## cordic
module cordic #(
    parameter data_width = 16,
    parameter iterations = 15
    )(
    input clk,
    input reset_n,
    input logic signed [data_width-1:0] angle,
    input logic signed [data_width-1:0] x_i,
    input logic signed [data_width-1:0] y_i,
    output logic signed [data_width-1:0] cos,
    output logic signed [data_width-1:0] sin,
    input valid_in,
    output logic valid_out
    );
Size: about 6600 cells after synthesis, about 740 flip-flops, about 0.061 mm2 of cells after synthesis.
clock: 5.59 ns
lec_check: 0
cap_margin: 5
cell_pad_in_sites_detail_placement: 1
core_margin: 2
core_utilization: 17
min_routing_layer: met2
place_density_lb_addon: 0.07
slew_margin: 20
run.sh (not shown) runs the stock make flow with config.mk's settings and CLKGATE_MAP_FILE=.
The first run passed the timing, DRC and antenna checks.
Change:
CAP_MARGIN = 20   (was 5)
CELL_PAD_IN_SITES_DETAIL_PLACEMENT = unset   (was 1)
CORE_UTILIZATION = 71   (was 17)
CTS_CLUSTER_DIAMETER = 215   (was unset)
MIN_ROUTING_LAYER = unset   (was met2)
PLACE_DENSITY_LB_ADDON = unset   (was 0.07)
SETUP_SLACK_MARGIN = -0.25   (was unset)
clock period = 2.82 ns   (was 5.59 ns; I/O delays follow)
Result:
- The new run never finished: it broke off in global routing
- die size drops by about 80%
- area after synthesis stays the same
- synthesized cell count does not change
Change:
CTS_CLUSTER_DIAMETER = unset   (was 215)
PLACE_DENSITY_LB_ADDON = 0.01   (was unset)
SETUP_SLACK_MARGIN = unset   (was -0.25)
clock period = 2.75 ns   (was 2.82 ns; I/O delays follow)
The changed run ended with an error in clock tree synthesis.
Area after synthesis does not change.
Die size is unchanged.
Synthesized cell count is unchanged.
Change:
CORE_UTILIZATION = 70   (was 71)
PLACE_DENSITY_LB_ADDON = unset   (was 0.01)
SETUP_SLACK_MARGIN = 0.91   (was unset)
clock period = 3.09 ns   (was 2.75 ns; I/O delays follow)
Outcome: The new run ended with an error in global routing with ODB-0269. Die size came out higher by 1.4%. Area after synthesis does not change. Synthesized cell count is unchanged.
Change:
CORE_UTILIZATION = 71   (was 70)
CTS_CLUSTER_DIAMETER = 215   (was unset)
SETUP_SLACK_MARGIN = unset   (was 0.91)
clock period = 3.26 ns   (was 3.09 ns; I/O delays follow)
This time the run completed and failed the layout checks on setup timing.
Synthesized area does not change.
Die area shrinks by 1.4%.
Synthesized cell count does not change.
Change:
CORE_UTILIZATION = 66   (was 71)
CTS_CLUSTER_DIAMETER = unset   (was 215)
clock period = 3.09 ns   (was 3.26 ns; I/O delays follow)
The new run reached the layout checks and failed them: setup timing.
Global-route usage shrinks by 4.3 points.
Cell count grows by a few percent.
Design area grows by a few percent.
Critical path depth is unchanged.

* * *

cordic again, from the RTL that the note above started with.
export LEC_CHECK = 0
export CAP_MARGIN = 20
export CELL_PAD_IN_SITES_GLOBAL_PLACEMENT = 0
export CORE_MARGIN = 2
export CORE_UTILIZATION = 72
export CTS_CLUSTER_DIAMETER = 355
export GPL_TIMING_DRIVEN = 1
export HOLD_SLACK_MARGIN = -0.04
export MAX_ROUTING_LAYER = met4
export SETUP_SLACK_MARGIN = -0.19
export SLEW_MARGIN = 20
export TNS_END_PERCENT = 50
create_clock -name core_clock -period 3.04 [get_ports {clk}]
The baseline died in global routing (5_1_grt) on ODB-0269.
Then changed:
Settings changed: CELL_PAD_IN_SITES_GLOBAL_PLACEMENT 0 to not set, CORE_UTILIZATION 72 to 70, CTS_CLUSTER_DIAMETER 355 to 53, GPL_TIMING_DRIVEN 1 to not set, HOLD_SLACK_MARGIN -0.04 to not set, SETUP_SLACK_MARGIN -0.19 to not set, TNS_END_PERCENT 50 to not set.
Clock period 3.04 ns to 3.09 ns, I/O delays scaled along.
What happened:
- The changed run finished but fails on setup timing
- die size is higher by 2.8%
- area after synthesis is unchanged
- synthesized cell count does not change
Then changed:
Settings changed: CORE_UTILIZATION 70 to 72, CTS_CLUSTER_DIAMETER 53 to not set, MAX_ROUTING_LAYER met4 to not set, SETUP_SLACK_MARGIN set to 0.92.
Outcome: The new run did not get past global routing (5_1_grt); die size goes down by 2.7%; synthesized cell count does not change; synthesized area stays the same.
Then changed:
Settings changed: CORE_UTILIZATION 72 to 71, CTS_CLUSTER_SIZE set to 14, SETUP_SLACK_MARGIN 0.92 to not set.
Clock period 3.09 ns to 2.58 ns, I/O delays scaled along.
The new run died in clock tree synthesis (4_1_cts), error DPL-0038.
Synthesized cell count is unchanged.
Area after synthesis does not change.
Die area increases by 1.4%.

* * *

The RTL this note starts from:
==> flow/design.v <==
module cordic #(
    parameter data_width = 16,
    parameter iterations = 15
    )(
    input clk,
    input reset_n,
    input logic signed [data_width-1:0] angle,
    input logic signed [data_width-1:0] x_i,
    input logic signed [data_width-1:0] y_i,
    output logic signed [data_width-1:0] cos,
    output logic signed [data_width-1:0] sin,
    input valid_in,
    output logic valid_out
    );
    logic signed [data_width-1:0] atan_table [0:iterations-1];
    assign atan_table[0]  = 'd12867;   
    assign atan_table[1]  = 'd7596;    
    assign atan_table[2]  = 'd4013;    
    assign atan_table[3]  = 'd2037;    
    assign atan_table[4]  = 'd1021;    
    assign atan_table[5]  = 'd511;     
    assign atan_table[6]  = 'd256;     
    assign atan_table[7]  = 'd128;     
    assign atan_table[8]  = 'd64;      
    assign atan_table[9]  = 'd32;      
    assign atan_table[10] = 'd16;      
    assign atan_table[11] = 'd8;       
    assign atan_table[12] = 'd4;       
    assign atan_table[13] = 'd2;       
    assign atan_table[14] = 'd1;       
    logic signed [data_width-1:0] x [0:iterations], y [0:iterations], z [0:iterations];
    logic [$clog2(iterations)-1:0] iteration;
    logic valid_pipe [0:iterations];
    always_ff @(posedge clk or negedge reset_n) begin
        if (!reset_n) begin
            x[0] <= 0;
            y[0] <= 0;
            z[0] <= 0;
            valid_pipe[0] <= 0;
        end else if (valid_in) begin
            case (angle[15:14])
                2'b00: begin
                    x[0] <= x_i;
                    y[0] <= y_i;
                    z[0] <= angle;
                end
                2'b01: begin
                    x[0] <= -y_i;
                    y[0] <= x_i;
                    z[0] <= {2'b00, angle[13:0]};
                end
                2'b10: begin
                    x[0] <= -x_i;
                    y[0] <= -y_i;
                    z[0] <= {2'b11, angle[13:0]};
                end
                2'b11: begin
                    x[0] <= y_i;
                    y[0] <= -x_i;
                    z[0] <= -angle;
                end
            endcase
            valid_pipe[0] <= 1;
        end else begin
            valid_pipe[0] <= 0;
        end
    end
    genvar i;
    generate
        for (i = 0; i < iterations; i = i + 1) begin : cordic_pipeline
            always_ff @(posedge clk or negedge reset_n) begin
                if (!reset_n) begin
                    x[i+1] <= 0;
                    y[i+1] <= 0;
                    z[i+1] <= 0;
                    valid_pipe[i+1] <= 0;
                end else if (valid_pipe[i]) begin
                    if (z[i] < 0) begin
                        x[i+1] <= x[i] + (y[i] >>> i);
                        y[i+1] <= y[i] - (x[i] >>> i);
                        z[i+1] <= z[i] + atan_table[i];
                    end else begin
                        x[i+1] <= x[i] - (y[i] >>> i);
                        y[i+1] <= y[i] + (x[i] >>> i);
                        z[i+1] <= z[i] - atan_table[i];
                    end
                    valid_pipe[i+1] <= 1;
                end else begin
                    valid_pipe[i+1] <= 0;
                end
            end
        end
    endgenerate
    assign cos = x[iterations];
    assign sin = y[iterations];
    assign valid_out = valid_pipe[iterations];
endmodule
export LEC_CHECK = 0
export CAP_MARGIN = 20
export CELL_PAD_IN_SITES_GLOBAL_PLACEMENT = 2
export CORE_ASPECT_RATIO = 1.32
export CORE_MARGIN = 2
export CORE_UTILIZATION = 40
export CTS_CLUSTER_SIZE = 89
export GPL_ROUTABILITY_DRIVEN = 0
export MAX_ROUTING_LAYER = met5
export MIN_ROUTING_LAYER = met2
export PLACE_DENSITY = 0.45
export SETUP_SLACK_MARGIN = -0.12
export SLEW_MARGIN = 0
export TNS_END_PERCENT = 10
create_clock -name core_clock -period 2.31 [get_ports {clk}]
The first run produced a layout that fails on DRC, setup timing.
==> next run, changes <==
ABC_AREA = 0   (was not set)
CORE_ASPECT_RATIO = not set   (was 1.32)
CORE_MARGIN = 7   (was 2)
CTS_CLUSTER_DIAMETER = 87   (was not set)
CTS_CLUSTER_SIZE = not set   (was 89)
HOLD_SLACK_MARGIN = 0.19   (was not set)
MAX_ROUTING_LAYER = met4   (was met5)
MIN_ROUTING_LAYER = not set   (was met2)
PLACE_DENSITY = 0.63   (was 0.45)
SETUP_SLACK_MARGIN = not set   (was -0.12)
SLEW_MARGIN = 30   (was 0)
TNS_END_PERCENT = not set   (was 10)
clock period = 2.9 ns   (was 2.31 ns; I/O delays follow)
Effect: With this change the flow finished with setup timing left. Worst setup slack gains 0.52 ns. Cell count decreases by a few percent. Hold slack gains 0.20 ns. Cell area drops by a few percent. Core utilization goes down by 2.0 points. Die size rises by a few percent. Sequential cell count is unchanged. Via count is lower by a quarter to a third.
==> next run, changes <==
ABC_AREA = not set   (was 0)
CELL_PAD_IN_SITES_GLOBAL_PLACEMENT = not set   (was 2)
CORE_MARGIN = 2   (was 7)
CORE_UTILIZATION = 72   (was 40)
CTS_CLUSTER_DIAMETER = 59   (was 87)
GPL_ROUTABILITY_DRIVEN = not set   (was 0)
HOLD_SLACK_MARGIN = not set   (was 0.19)
PLACE_DENSITY = not set   (was 0.63)
SLEW_MARGIN = 20   (was 30)
clock period = 3.09 ns   (was 2.9 ns; I/O delays follow)
Outcome:
- Now the flow aborted during 5_1_grt
- synthesized area does not change
- die area went down by 47%
- synthesized cell count stays the same
==> next run, changes <==
CAP_MARGIN = 10   (was 20)
CTS_CLUSTER_DIAMETER = 352   (was 59)
CTS_CLUSTER_SIZE = 35   (was not set)
MAX_ROUTING_LAYER = not set   (was met4)
PLACE_DENSITY_LB_ADDON = 0.23   (was not set)
SETUP_SLACK_MARGIN = 0.92   (was not set)
The new run did not get past 5_1_grt with ODB-0269.
Synthesized cell count stays the same.
Synthesized area is unchanged.
Die size stays the same.
==> next run, changes <==
CAP_MARGIN = 20   (was 10)
CORE_UTILIZATION = 40   (was 72)
CTS_CLUSTER_DIAMETER = not set   (was 352)
CTS_CLUSTER_SIZE = not set   (was 35)
PLACE_DENSITY_LB_ADDON = not set   (was 0.23)
SETUP_SLACK_MARGIN = not set   (was 0.92)
clock period = 4.0 ns   (was 3.09 ns; I/O delays follow)
Effect: This time the run completed without violations. Area after synthesis does not change. Synthesized cell count is unchanged. Die size climbs by well over a third.
==> next run, changes <==
CELL_PAD_IN_SITES_GLOBAL_PLACEMENT = 1   (was not set)
CORE_ASPECT_RATIO = 1.32   (was not set)
GPL_ROUTABILITY_DRIVEN = 0   (was not set)
MAX_ROUTING_LAYER = met5   (was not set)
MIN_ROUTING_LAYER = met2   (was not set)
PLACE_DENSITY = 0.45   (was not set)
SETUP_SLACK_MARGIN = -0.12   (was not set)
SLEW_MARGIN = 10   (was 20)
TNS_END_PERCENT = 10   (was not set)
Outcome: The changed run passed the timing, DRC and antenna checks; non-clock buffer count grows by 38; worst hold slack is worse by 0.0035 ns; design area hardly moves; routed wire length came out higher by about a fifth.
